## job 4197
Design SuperBallPickupMasterRotaryChampionDeluxe5, start of the top module:
module SuperBallPickupMasterRotaryChampionDeluxe5(
	input LeftA,
	input LeftB,
	input RightA,
	input RightB,
	input LeftA2,
	input LeftB2,
	input RightA2,
	input RightB2,
	input wire clk,			 
	input wire reset,			 
	output wire [6:0] seg,	 
	output wire [3:0] an,	 
	output wire dp,			 
	output wire [2:0] red,	 
	output wire [2:0] green, 
	output wire [1:0] blue,	 
	output wire hsync,		 
	output wire vsync,			 
	output resetOut
	);
Size in the first run: roughly 4200 cells after synthesis, ~33 I/O pins, ~31000 sq um of cells after synthesis.
export LEC_CHECK = 0
export ABC_AREA = 1
export CAP_MARGIN = 0
export CORE_MARGIN = 2
export CORE_UTILIZATION = 72
export CTS_CLUSTER_DIAMETER = 321
export CTS_CLUSTER_SIZE = 15
export GPL_ROUTABILITY_DRIVEN = 0
export PLACE_DENSITY_LB_ADDON = 0.01
export SETUP_SLACK_MARGIN = 1.46
export SLEW_MARGIN = 20
create_clock -name core_clock -period 5.67 [get_ports {clk}]
run.sh (not shown) runs the stock make flow with config.mk's settings and CLKGATE_MAP_FILE=.
The final layout from job 4197, which completed every stage, passed the timing, DRC and antenna checks at the end of the flow.
What job 2915 does differently from job 4197 at the input level:
Settings: CTS_CLUSTER_DIAMETER: 321 -> 234; CAP_MARGIN: 0 -> 20; CTS_CLUSTER_SIZE: 15 -> unset; SETUP_SLACK_MARGIN: 1.46 -> 1.47; the clock period (ns, I/O delays scaled along): 5.67 -> 5.63.
==> comparison <==
Summary of the comparison: proportion of cell area occupied by multi-input gates is lower in job 2915, relative to job 4197.
Compared with job 4197, in job 2915 total power went up; share of the core filled with cells in the final layout went up; instance area after placement did not really move; final period utilization went up.
The run showing the smaller number of buffers and inverters on the critical path is job 4197.
Summary of the comparison: final hold slack is lower in job 2915, relative to job 4197.
Taking job 4197 over job 2915, the fill cell total of the finished layout ratio works out to 1.09.
Total iterations of the first detailed-routing run was lower in the run labelled job 2915.
#### Input delta (job 8501 over job 2915)
Settings: a deleted CTS_CLUSTER_DIAMETER that had been 234; an added HOLD_SLACK_MARGIN of 0.09; an added MIN_ROUTING_LAYER of met1; an added CORE_ASPECT_RATIO of 0.71; an added MAX_ROUTING_LAYER of met4; an added CELL_PAD_IN_SITES_GLOBAL_PLACEMENT of 0; a change of SETUP_SLACK_MARGIN from 1.47 to 1.42; a deleted GPL_ROUTABILITY_DRIVEN that had been 0.
Results
Job 8501: PASS, flow complete, no timing, DRC or antenna violations. Job 2915 closes out successfully: all stages finished, all timing, DRC and antenna checks passed. Higher global-route usage was reported by job 8501, not job 2915. From job 2915 to job 8501 the numbers moved as follows: path length in cells of the critical path higher; logic gate share of total power higher; worst setup slack lower; total detailed-routing wirelength higher; effective utilization at floorplan roughly the same. Compared with job 2915, job 8501 shows a total power that is 5.7% lower. Summary of job 8501 over job 2915: share of the clock period used by the worst path after layout +1.5 points, number of antenna violations at the first check in global routing went up by 2.
What job 8294 does differently from job 8501 at the input level:
Settings: SETUP_SLACK_MARGIN: 1.42 -> 1.47; MIN_ROUTING_LAYER: met1 -> unset; MAX_ROUTING_LAYER: met4 -> unset; CORE_ASPECT_RATIO: 0.71 -> unset; CELL_PAD_IN_SITES_GLOBAL_PLACEMENT: 0 -> unset; HOLD_SLACK_MARGIN: 0.09 -> unset.
==> results <==
Of job 8294 and job 8501, it is job 8294 that has the lower die boundary width. Diff job 8501 -> job 8294: transition time at the pin with the least slew margin climbed 49 ps; tally of filler cells in the layout went down; clock share of power went up 4.5 points. On area occupied by multi-input gates, job 8294 tracks job 8501 almost exactly. The lower area growth from synthesis to layout came out of job 8501. NOTE row count job 8501->job 8294 increased by more than 10%. Leakage dissipation in job 8294 vs job 8501: up 1.7%. Compared to job 8501, job 8294 has relative contribution of combinational cells to total power 0.7 points lower.

Starting RTL as in the previous note.
## SuperBallPickupMasterRotaryChampionDeluxe5
module SuperBallPickupMasterRotaryChampionDeluxe5(
	input LeftA,
	input LeftB,
	input RightA,
	input RightB,
	input LeftA2,
	input LeftB2,
	input RightA2,
	input RightB2,
	input wire clk,			 
	input wire reset,			 
	output wire [6:0] seg,	 
	output wire [3:0] an,	 
	output wire dp,			 
	output wire [2:0] red,	 
	output wire [2:0] green, 
	output wire [1:0] blue,	 
	output wire hsync,		 
	output wire vsync,			 
	output resetOut
	);
wire segclk;
wire dclk;
assign dp = 1;
wire [15:0] posx;
wire [15:0] posy;
wire [15:0] posx2;
wire [15:0] posy2;
wire moved1;
wire moved2;
RotaryEncoders #(12'd100) rot(.clk(clk),.reset(reset), .LeftA(LeftA),.LeftB(LeftB),.RightA(RightA),.RightB(RightB),.result(posx),.result2(posy),.moved(moved1));
RotaryEncoders #(12'd400) rot2(.clk(clk),.reset(reset), .LeftA(LeftA2),.LeftB(LeftB2),.RightA(RightA2),.RightB(RightB2),.result(posx2),.result2(posy2),.moved(moved2));
clockdiv U1(.clk(clk),.clr(reset),.segclk(segclk),.dclk(dclk));
wire [3:0] score1;
wire [3:0] score2;
vga640x480 U3(.clk(clk),.pix_en(~dclk),.moved(moved1 | moved2),.clr(reset),.hsync(hsync),.vsync(vsync), .posx(posx), .posy(posy),  .posx2(posx2), .posy2(posy2), .red(red),.green(green),.blue(blue),.score1(score1),.score2(score2));
Display outputDisp(.clk(clk),.rst(reset),.A(4'b0001),.B(score1),.C(4'b0010),.D(score2),.numOut(seg),.transistor(an));
assign resetOut = reset;
endmodule
Settings: LEC_CHECK=0, ABC_AREA=1, CAP_MARGIN=20, CORE_MARGIN=2, CORE_UTILIZATION=72, CTS_CLUSTER_DIAMETER=376, HOLD_SLACK_MARGIN=-0.09, SETUP_SLACK_MARGIN=1.51, SLEW_MARGIN=20; clock period 5.63 ns.
The baseline produced a clean layout.
Next try:
HOLD_SLACK_MARGIN = unset   (was -0.09)
SETUP_SLACK_MARGIN = 0.65   (was 1.51)
=> Cell count climbs by 0.35%; cell area stays flat; first-iteration DRC count climbs by 18%.
Next try:
CTS_CLUSTER_DIAMETER = 29   (was 376)
CTS_CLUSTER_SIZE = 72   (was unset)
PLACE_DENSITY_LB_ADDON = 0.01   (was unset)
SETUP_SLACK_MARGIN = 1.25   (was 0.65)
Core utilization rose by 4.9 points. Synthesized area is unchanged. Worst setup slack stays flat. Cell area is higher by 6.0%. First-iteration DRC count came out higher by 3.3%. Sequential power is about the same. Via count went up by about 4.4%.
Next try:
CTS_CLUSTER_DIAMETER = unset   (was 29)
MAX_ROUTING_LAYER = met4   (was unset)
SETUP_SLACK_MARGIN = 0.92   (was 1.25)
- sequential share of layout area is higher by 1.7 points
- total power went down by 26%
- cell count is lower by 1.9%
- routed wire length is lower by 8.2%
- design area went down by 5.5%
- core utilization goes down by 4.7 points
- worst hold slack gets better by 6.7 ps
- clock power decreases by 45%
- worst setup slack is worse by 11 ps
- area after synthesis stays the same
Next try:
CTS_CLUSTER_SIZE = unset   (was 72)
SETUP_SLACK_MARGIN = 1.47   (was 0.92)
Outcome:
- The changed run passed the timing, DRC and antenna checks
- wire length fell by 0.71%
- total power falls by 1.8%
- worst hold slack improves by 13 ps
- synthesized area does not change
- via count hardly moves
- register-to-register slack improves by 310 ps
- combinational power barely changes
- clock power decreases by about 4%
No activity file was given, so power comes from the tool's default toggle rates.
